Design SP, start of the top module:
module SP(
	clk,
	rst_n,
	in_valid,
	in_data,
	in_mode,
	out_valid,
	out_data
);
Size in the first run: about 9100 cells after synthesis, roughly 25 I/O pins, roughly 78000 um2 of cells after synthesis.
Settings: LEC_CHECK=0, CAP_MARGIN=20, CORE_MARGIN=2, CORE_UTILIZATION=71, CTS_CLUSTER_SIZE=70, PLACE_DENSITY_LB_ADDON=0.0, SETUP_SLACK_MARGIN=2.05, SLEW_MARGIN=20, TNS_END_PERCENT=5; clock period 7.05 ns.
run.sh (not shown) runs the stock make flow with config.mk's settings and CLKGATE_MAP_FILE=.
The baseline completed, yet does not pass: setup timing.
Then changed:
- CORE_UTILIZATION: 71 -> 40
- CTS_CLUSTER_SIZE: 70 -> not set
- PLACE_DENSITY_LB_ADDON: 0.0 -> not set
- SETUP_SLACK_MARGIN: 2.05 -> 2.45
- TNS_END_PERCENT: 5 -> not set
- clock period: 7.05 -> 8.62 ns (I/O delays scaled with it)
Effect:
- This time the run finished clean
- global-route usage goes down by 22 points
- total power came out lower by a quarter to a third
- core utilization is lower by 39 points
- synthesized area does not change
- routed wire length went down by a few percent
- non-clock buffer count goes down by 479
- clock-buffer cell count rose by 11
- final cell count rises by a few percent
- final area falls by a few percent
- synthesized cell count is unchanged
Then changed:
- ABC_AREA: not set -> 1
- CORE_UTILIZATION: 40 -> 72
- SETUP_SLACK_MARGIN: 2.45 -> 0.38
- clock period: 8.62 -> 3.08 ns (I/O delays scaled with it)
=> With this change the flow never finished: it broke off in 5_1_grt, error GRT-0116. Area after synthesis goes up by 2.1%. Synthesized cell count goes up by 20%. Die area goes down by 43%.
Then changed:
- ABC_AREA: 1 -> not set
- PLACE_DENSITY: not set -> 0.35
- SETUP_SLACK_MARGIN: 0.38 -> 2.13
- clock period: 3.08 -> 7.66 ns (I/O delays scaled with it)
Result: The new run completed with no timing, DRC or antenna violations. Area after synthesis goes down by 2.1%. Die area decreases by 2.1%. Synthesized cell count drops by 16%.
Then changed:
- CORE_UTILIZATION: 72 -> 40
- PLACE_DENSITY: 0.35 -> not set
- SETUP_SLACK_MARGIN: 2.13 -> not set
- clock period: 7.66 -> 9.0 ns (I/O delays scaled with it)
After rerunning: Flip-flop count stays the same; global-route usage shrinks by 21 points; count of clock-buffer cells in the layout rose by 20; cell area shrinks by 5.1%; via count drops by about 10%; power fell by about 27%; clock skew rose by 0.0075 ns; register-to-register slack improved by 0.31 ns.
Then changed:
- CORE_UTILIZATION: 40 -> 72
- CTS_CLUSTER_SIZE: not set -> 77
- PLACE_DENSITY_LB_ADDON: not set -> 0.0
- clock period: 9.0 -> 7.24 ns (I/O delays scaled with it)
Outcome: The changed run finished with setup timing left; via count increases by 13%; first-iteration DRC count increases by 45%; wire length goes up by 2.4%; sequential share of layout area decreases by 1.2 points.

* * *

== oak ==
SP again, from the RTL that the note above started with.
export LEC_CHECK = 0
export CAP_MARGIN = 20
export CELL_PAD_IN_SITES_DETAIL_PLACEMENT = 0
export CORE_ASPECT_RATIO = 0.67
export CORE_MARGIN = 2
export CORE_UTILIZATION = 62
export CTS_CLUSTER_SIZE = 28
export HOLD_SLACK_MARGIN = 0.22
export PLACE_DENSITY_LB_ADDON = 0.04
export SLEW_MARGIN = 20
export TNS_END_PERCENT = 60
create_clock -name core_clock -period 11.9 [get_ports {clk}]
oak: full flow OK, the timing, DRC and antenna checks passed
The following lists how pine was set up differently from oak:
- TNS_END_PERCENT: 60 -> unset
- MAX_ROUTING_LAYER: unset -> met4
- CORE_ASPECT_RATIO: 0.67 -> unset
- HOLD_SLACK_MARGIN: 0.22 -> unset
- CTS_CLUSTER_SIZE: 28 -> unset
- CORE_UTILIZATION: 62 -> 70
- CELL_PAD_IN_SITES_DETAIL_PLACEMENT: 0 -> unset
- PLACE_DENSITY_LB_ADDON: 0.04 -> unset
- the clock period (ns, I/O delays scaled along): 11.9 -> 8.32
Final period demand of the worst path: oak and pine compared, lower one is pine
Summary of pine over oak: tap cell instance count fell by 186; wire length of the first global-routing pass fell by 3.6%; met1 global-route usage fell by 5.2 points.
Looking only at clock network power, and setting everything else aside, the lower value of oak and pine goes to oak.
The run showing the smaller met2 track demand over resource is oak.
oak reports its capturing instance or port of the critical path as U_Sort.e[1][7]$_DFF_PN0_ while pine reports mod_func[0].U_mod.in_r[10]$_DFFE_PN0P_.
For total wirelength of the detailed-routed design, dividing the value from oak by the value from pine gives 1.06.
Going from oak to pine, part of the total power dissipated in sequential elements dropped 0.3 points; power density over the cells has increased; required time of the worst setup path down 3610 ps; first-iteration DRC count went down 8.2%.
oak vs pine, master of the slowest instance on the critical path: o21ba_2 vs dfrtp_2
Edits applied to the flow inputs when going from pine to birch:
- CORE_UTILIZATION changed from 70 to 40
- MAX_ROUTING_LAYER removed (was met4)
- the clock period (ns, I/O delays scaled along) changed from 8.32 to 8.62
[summary]
Reported for birch and pine, number of distinct standard cells referenced by the synthesized netlist turned out identical to the last digit.
birch vs pine, slowest cell on the critical path: or4_1 vs dfrtp_2
Diff pine -> birch: multi-input gate share of total cell area saw a decrease, x dimension of the die saw an increase.
A last element of the critical path of U_Sort.e[3][4]$_DFF_PN0_ is what birch shows, while mod_func[0].U_mod.in_r[10]$_DFFE_PN0P_ belongs to pine.
Per the comparison of birch with pine, number of inserted filler cells in the final layout climbed 10,800, routed wire length went up, power decreased 1.5%, post-route DRC violation count closely matched the old numbers.
Going from pine to birch, the worst hold slack was found to have gone up by 17 ps.
The via count of birch was superior to that of pine.

* * *

## run G
SP again, from the RTL that the note above started with.
make LEC_CHECK=0 CAP_MARGIN=20 CORE_MARGIN=6 CORE_UTILIZATION=40 CTS_CLUSTER_DIAMETER=37 CTS_CLUSTER_SIZE=100 GPL_TIMING_DRIVEN=0 PLACE_DENSITY=0.77 SETUP_SLACK_MARGIN=1.63 SLEW_MARGIN=20 finish   # period 7.31 ns
Run G had finished all stages when the layout checks came back failing, citing negative setup slack.
#### Input delta (run P over run G)
--- a/flow/config.mk
+++ b/flow/config.mk
@@ -8 +8,3 @@
-export CAP_MARGIN = 20
+export ABC_AREA = 1
+export CAP_MARGIN = 35
+export CELL_PAD_IN_SITES_DETAIL_PLACEMENT = 1
@@ -11 +13 @@
-export CTS_CLUSTER_DIAMETER = 37
+export CTS_CLUSTER_DIAMETER = 275
@@ -12,0 +15 @@
+export GPL_ROUTABILITY_DRIVEN = 0
@@ -13,0 +17,2 @@
+export HOLD_SLACK_MARGIN = 0.18
+export MAX_ROUTING_LAYER = met4
@@ -15 +20 @@
-export SETUP_SLACK_MARGIN = 1.63
+export SETUP_SLACK_MARGIN = -0.53
[summary]
Run P — number of rows created at floorplan 2 higher, run G as reference
The lower die outline height came out of run G.
Number of setup buffers added after CTS was lower in the run labelled run P.
global routing: run P exited with error
Re post-place setup slack: run P and run G aren't equal, and the higher value belongs to run G.
Post-synthesis mux area share (lower): run P
Per the comparison of run P with run G, area of the synthesized netlist per yosys stat went up by 2.1%, average size of a mapped cell went down.
Comparing run P and run G, the lower number of distinct library cell variants in the gate-level netlist after synthesis was measured on run P.
NOTE count of instances resized after the clock tree is built run G->run P decreased by a little under 10%

* * *

rev 12:
Starting RTL as in the previous note.
make LEC_CHECK=0 ABC_AREA=1 CAP_MARGIN=25 CELL_PAD_IN_SITES_DETAIL_PLACEMENT=1 CORE_MARGIN=6 CORE_UTILIZATION=40 CTS_CLUSTER_DIAMETER=275 CTS_CLUSTER_SIZE=100 GPL_ROUTABILITY_DRIVEN=0 GPL_TIMING_DRIVEN=0 HOLD_SLACK_MARGIN=0.18 MAX_ROUTING_LAYER=met4 MIN_ROUTING_LAYER=met2 PLACE_DENSITY=0.77 SETUP_SLACK_MARGIN=-0.53 SLEW_MARGIN=20 TNS_END_PERCENT=15 finish   # period 7.31 ns
Status(rev 12) = ERROR, stage = global routing (5_1_grt)
The inputs of rev 13 differ from those of rev 12 as listed below.
Settings: CAP_MARGIN changed from 25 to 20; GPL_TIMING_DRIVEN removed (was 0); PLACE_DENSITY removed (was 0.77); TNS_END_PERCENT removed (was 15); CTS_CLUSTER_DIAMETER removed (was 275); CELL_PAD_IN_SITES_DETAIL_PLACEMENT removed (was 1); HOLD_SLACK_MARGIN removed (was 0.18); MIN_ROUTING_LAYER removed (was met2); SETUP_SLACK_MARGIN removed (was -0.53); ABC_AREA removed (was 1); GPL_ROUTABILITY_DRIVEN removed (was 0); CORE_UTILIZATION changed from 40 to 56; MAX_ROUTING_LAYER removed (was met4); CORE_MARGIN changed from 6 to 2; CTS_CLUSTER_SIZE removed (was 100); the clock period (ns, I/O delays scaled along) changed from 7.31 to 4.82.
--- outcome ---
As for a clean layout from rev 12 and rev 13, there is none.
Die area on rev 13 is down relative to rev 12.
Proportion of synthesized chip area in sequential cells, rev 12 and rev 13: lower on rev 12
Rev 13 against rev 12: floorplan die height went down; cell resize tally after clock tree synthesis fell 30%.

* * *

SP again, from the RTL that the note above started with.
clock: 11.9 ns
lec_check: 0
abc_area: 1
cap_margin: 20
cell_pad_in_sites_detail_placement: 0
cell_pad_in_sites_global_placement: 3
core_aspect_ratio: 0.67
core_margin: 2
core_utilization: 62
cts_cluster_size: 28
gpl_routability_driven: 0
hold_slack_margin: 0.22
place_density_lb_addon: 0.04
slew_margin: 5
tns_end_percent: 60
The first run aborted during global placement without I/O (3_1_place_gp_skip_io), error FLW-0024.
Next try:
ABC_AREA = not set   (was 1)
CELL_PAD_IN_SITES_GLOBAL_PLACEMENT = not set   (was 3)
CORE_UTILIZATION = 70   (was 62)
GPL_ROUTABILITY_DRIVEN = not set   (was 0)
SETUP_SLACK_MARGIN = 2.11   (was not set)
SLEW_MARGIN = 20   (was 5)
clock period = 7.95 ns   (was 11.9 ns; I/O delays follow)
With this change the flow finished with timing, DRC and antenna clean.
Synthesized area drops by about 2%.
Die size drops by 13%.
Synthesized cell count drops by 16%.

* * *

build 39:
Starting RTL as in the previous note.
==> flow/config.mk <==
export PLATFORM = sky130hd
export DESIGN_NAME = SP
export DESIGN_NICKNAME = SP
export VERILOG_FILES = /design/flow/design.v
export SDC_FILE = /design/flow/constraint.sdc
export NUM_CORES = 4
export LEC_CHECK = 0
export CAP_MARGIN = 20
export CORE_MARGIN = 2
export CORE_UTILIZATION = 71
export PLACE_DENSITY_LB_ADDON = 0.0
export SLEW_MARGIN = 20
==> flow/constraint.sdc <==
create_clock -name core_clock -period 7.05 [get_ports {clk}]
set_input_delay 1.4100 -clock core_clock [delete_from_list [all_inputs] [get_ports {clk}]]
set_output_delay 1.4100 -clock core_clock [all_outputs]
set_load 0.01 [all_outputs]
[flow] build 39 | stages: complete | final checks: fail | reason: negative setup slack
Modified inputs, build 61 compared to build 39
Settings: changing CORE_UTILIZATION from 71 to 40; setting SETUP_SLACK_MARGIN to 1.45 for the first time; removing PLACE_DENSITY_LB_ADDON (formerly 0.0); setting PLACE_DENSITY to 0.77 for the first time; changing the clock period (ns, I/O delays scaled along) from 7.05 to 5.03.
Build 61: complete, dirty (negative setup slack). Build 39 has lower count of plain and timing-repair buffers than build 61. Relative to build 39, the total power measured on build 61 has increased by more than half. Die size: build 61 exceeds build 39. Any difference in post-synthesis xor/xnor area fraction between build 61 and build 39 is small enough to ignore. Cmp build 61 and build 39 / total routed wirelength / lower: build 39. Growth of design area from synthesis to finish sits higher in build 61 than in build 39.
The inputs of build 98 differ from those of build 61 as listed below.
Settings: clearing PLACE_DENSITY, which used to be 0.77; clearing SETUP_SLACK_MARGIN, which used to be 1.45; swapping 5.03 for 9.72 in the clock period (ns, I/O delays scaled along).
Results
- Build 98 ended with less number of diodes than build 61.
- [compare] base=build 61 new=build 98: proportion of total power due to net switching now larger, power drawn by the combinational cells down about 70%.
- Lower wire length among build 61 and build 98: build 98
- Build 98: full flow OK, the timing, DRC and antenna checks passed
- Between build 98 and build 61, it is build 98 whose met1 layer usage reported by global route is higher, by 0.15 points.
- Compared with build 61, build 98 improves worst setup slack.
- Against build 61, non-clock buffer count in build 98 fell by more than half.
- | finished layout cell area | build 98 vs build 61 | better |

* * *

Starting RTL as in the previous note.
==> flow/config.mk <==
export PLATFORM = sky130hd
export DESIGN_NAME = SP
export DESIGN_NICKNAME = SP
export VERILOG_FILES = /design/flow/design.v
export SDC_FILE = /design/flow/constraint.sdc
export NUM_CORES = 4
export LEC_CHECK = 0
export CAP_MARGIN = 35
export CELL_PAD_IN_SITES_DETAIL_PLACEMENT = 1
export CORE_MARGIN = 6
export CORE_UTILIZATION = 40
export CTS_CLUSTER_DIAMETER = 275
export CTS_CLUSTER_SIZE = 100
export GPL_ROUTABILITY_DRIVEN = 0
export GPL_TIMING_DRIVEN = 0
export PLACE_DENSITY = 0.77
export SETUP_SLACK_MARGIN = -0.53
export SLEW_MARGIN = 20
==> flow/constraint.sdc <==
create_clock -name core_clock -period 7.31 [get_ports {clk}]
set_input_delay 1.4620 -clock core_clock [delete_from_list [all_inputs] [get_ports {clk}]]
set_output_delay 1.4620 -clock core_clock [all_outputs]
set_load 0.01 [all_outputs]
The starting point aborted during global routing on GRT-0116.
Then changed:
==> flow/config.mk (replaced) <==
export PLATFORM = sky130hd
export DESIGN_NAME = SP
export DESIGN_NICKNAME = SP
export VERILOG_FILES = /design/flow/design.v
export SDC_FILE = /design/flow/constraint.sdc
export NUM_CORES = 4
export LEC_CHECK = 0
export CAP_MARGIN = 20
export CORE_MARGIN = 2
export CORE_UTILIZATION = 66
export SLEW_MARGIN = 20
==> flow/constraint.sdc (replaced) <==
create_clock -name core_clock -period 8.53 [get_ports {clk}]
set_input_delay 1.7060 -clock core_clock [delete_from_list [all_inputs] [get_ports {clk}]]
set_output_delay 1.7060 -clock core_clock [all_outputs]
set_load 0.01 [all_outputs]
Result: With this change the flow finished clean; die area falls by 41%; synthesized area stays the same; synthesized cell count does not change.

* * *

SP again, from the RTL that the note above started with.
export LEC_CHECK = 0
export CAP_MARGIN = 20
export CELL_PAD_IN_SITES_DETAIL_PLACEMENT = 0
export CORE_ASPECT_RATIO = 0.67
export CORE_MARGIN = 2
export CORE_UTILIZATION = 58
export CTS_CLUSTER_SIZE = 28
export HOLD_SLACK_MARGIN = 0.22
export PLACE_DENSITY_LB_ADDON = 0.04
export SETUP_SLACK_MARGIN = 3.18
export SLEW_MARGIN = 20
export TNS_END_PERCENT = 60
create_clock -name core_clock -period 11.9 [get_ports {clk}]
Next try:
CORE_UTILIZATION = 70   (was 58)
HOLD_SLACK_MARGIN = default   (was 0.22)
PLACE_DENSITY_LB_ADDON = 0.0   (was 0.04)
SETUP_SLACK_MARGIN = 2.11   (was 3.18)
clock period = 7.44 ns   (was 11.9 ns; I/O delays follow)
=> The new run finished with negative setup slack left. Worst setup slack degrades by 3.8 ns. Clock-buffer cell count went up by 4. Die area falls by 17%. Power went up by 100%. Sequential share of layout area shrinks by 1.4 points. Hold slack gets better by 0.0093 ns.

* * *

Starting RTL as in the previous note.
Settings: LEC_CHECK=0, ABC_AREA=1, CAP_MARGIN=20, CELL_PAD_IN_SITES_DETAIL_PLACEMENT=0, CELL_PAD_IN_SITES_GLOBAL_PLACEMENT=3, CORE_ASPECT_RATIO=0.67, CORE_MARGIN=2, CORE_UTILIZATION=62, CTS_CLUSTER_DIAMETER=110, CTS_CLUSTER_SIZE=28, GPL_ROUTABILITY_DRIVEN=0, HOLD_SLACK_MARGIN=0.22, SLEW_MARGIN=5, TNS_END_PERCENT=25; clock period 11.9 ns.
The starting point ended with an error in 3_1_place_gp_skip_io on GPL-0301.
Then changed:
- CELL_PAD_IN_SITES_GLOBAL_PLACEMENT: 3 -> not set
- CORE_UTILIZATION: 62 -> 64
- CTS_CLUSTER_DIAMETER: 110 -> not set
- CTS_CLUSTER_SIZE: 28 -> 100
- GPL_ROUTABILITY_DRIVEN: 0 -> not set
- PLACE_DENSITY_LB_ADDON: not set -> 0.04
- SETUP_SLACK_MARGIN: not set -> -0.56
- SLEW_MARGIN: 5 -> 20
- TNS_END_PERCENT: 25 -> 60
- clock period: 11.9 -> 8.14 ns (I/O delays scaled with it)
After rerunning:
- This time the run ran to the end with violations: negative setup slack
- die size came out lower by 3.1%
- synthesized cell count is unchanged
- synthesized area does not change
Then changed:
- CELL_PAD_IN_SITES_DETAIL_PLACEMENT: 0 -> not set
- CORE_ASPECT_RATIO: 0.67 -> not set
- CORE_UTILIZATION: 64 -> 72
- CTS_CLUSTER_DIAMETER: not set -> 357
- CTS_CLUSTER_SIZE: 100 -> not set
- HOLD_SLACK_MARGIN: 0.22 -> not set
- PLACE_DENSITY_LB_ADDON: 0.04 -> not set
- SETUP_SLACK_MARGIN: -0.56 -> not set
- TNS_END_PERCENT: 60 -> not set
- clock period: 8.14 -> 3.08 ns (I/O delays scaled with it)
=> With this change the flow aborted during 5_1_grt; die area decreases by 11%; area after synthesis is unchanged; synthesized cell count does not change.
Then changed:
- ABC_AREA: 1 -> not set
- CAP_MARGIN: 20 -> 0
- CTS_CLUSTER_DIAMETER: 357 -> not set
- MAX_ROUTING_LAYER: not set -> met4
- PLACE_DENSITY: not set -> 0.63
- clock period: 3.08 -> 8.32 ns (I/O delays scaled with it)
Outcome:
- With this change the flow finished with timing, DRC and antenna clean
- synthesized area went down by about 2%
- synthesized cell count shrinks by 16%
- die area shrinks by about 2%
Then changed:
- CAP_MARGIN: 0 -> 20
- CTS_CLUSTER_SIZE: not set -> 72
- MAX_ROUTING_LAYER: met4 -> not set
- PLACE_DENSITY: 0.63 -> not set
- PLACE_DENSITY_LB_ADDON: not set -> 0.0
- SETUP_SLACK_MARGIN: not set -> 2.19
- clock period: 8.32 -> 7.66 ns (I/O delays scaled with it)
Now the flow finished but failed the layout checks on negative setup slack.
Via count is higher by 6.0%.
Die size stays the same.
Cell count is higher by 3.4%.
Final area is higher by about 8%.
Combinational power is higher by 45%.
Sequential power is higher by about 7%.
Sequential cell count stays the same.
Total power is higher by about 30%.
First-iteration DRC count is higher by 16%.
Count of clock-buffer cells in the layout is lower by 6.
Core utilization is higher by 6.1 points.
Then changed:
- ABC_AREA: not set -> 1
- CAP_MARGIN: 20 -> 30
- CTS_CLUSTER_DIAMETER: not set -> 357
- CTS_CLUSTER_SIZE: 72 -> 96
- SETUP_SLACK_MARGIN: 2.19 -> not set
- clock period: 7.66 -> 3.08 ns (I/O delays scaled with it)
After rerunning: The changed run never finished: it broke off in 5_1_grt; die size is higher by about 2%; area after synthesis is higher by about 2%; synthesized cell count is higher by 20%.
Power and IR drop assume default switching activity.
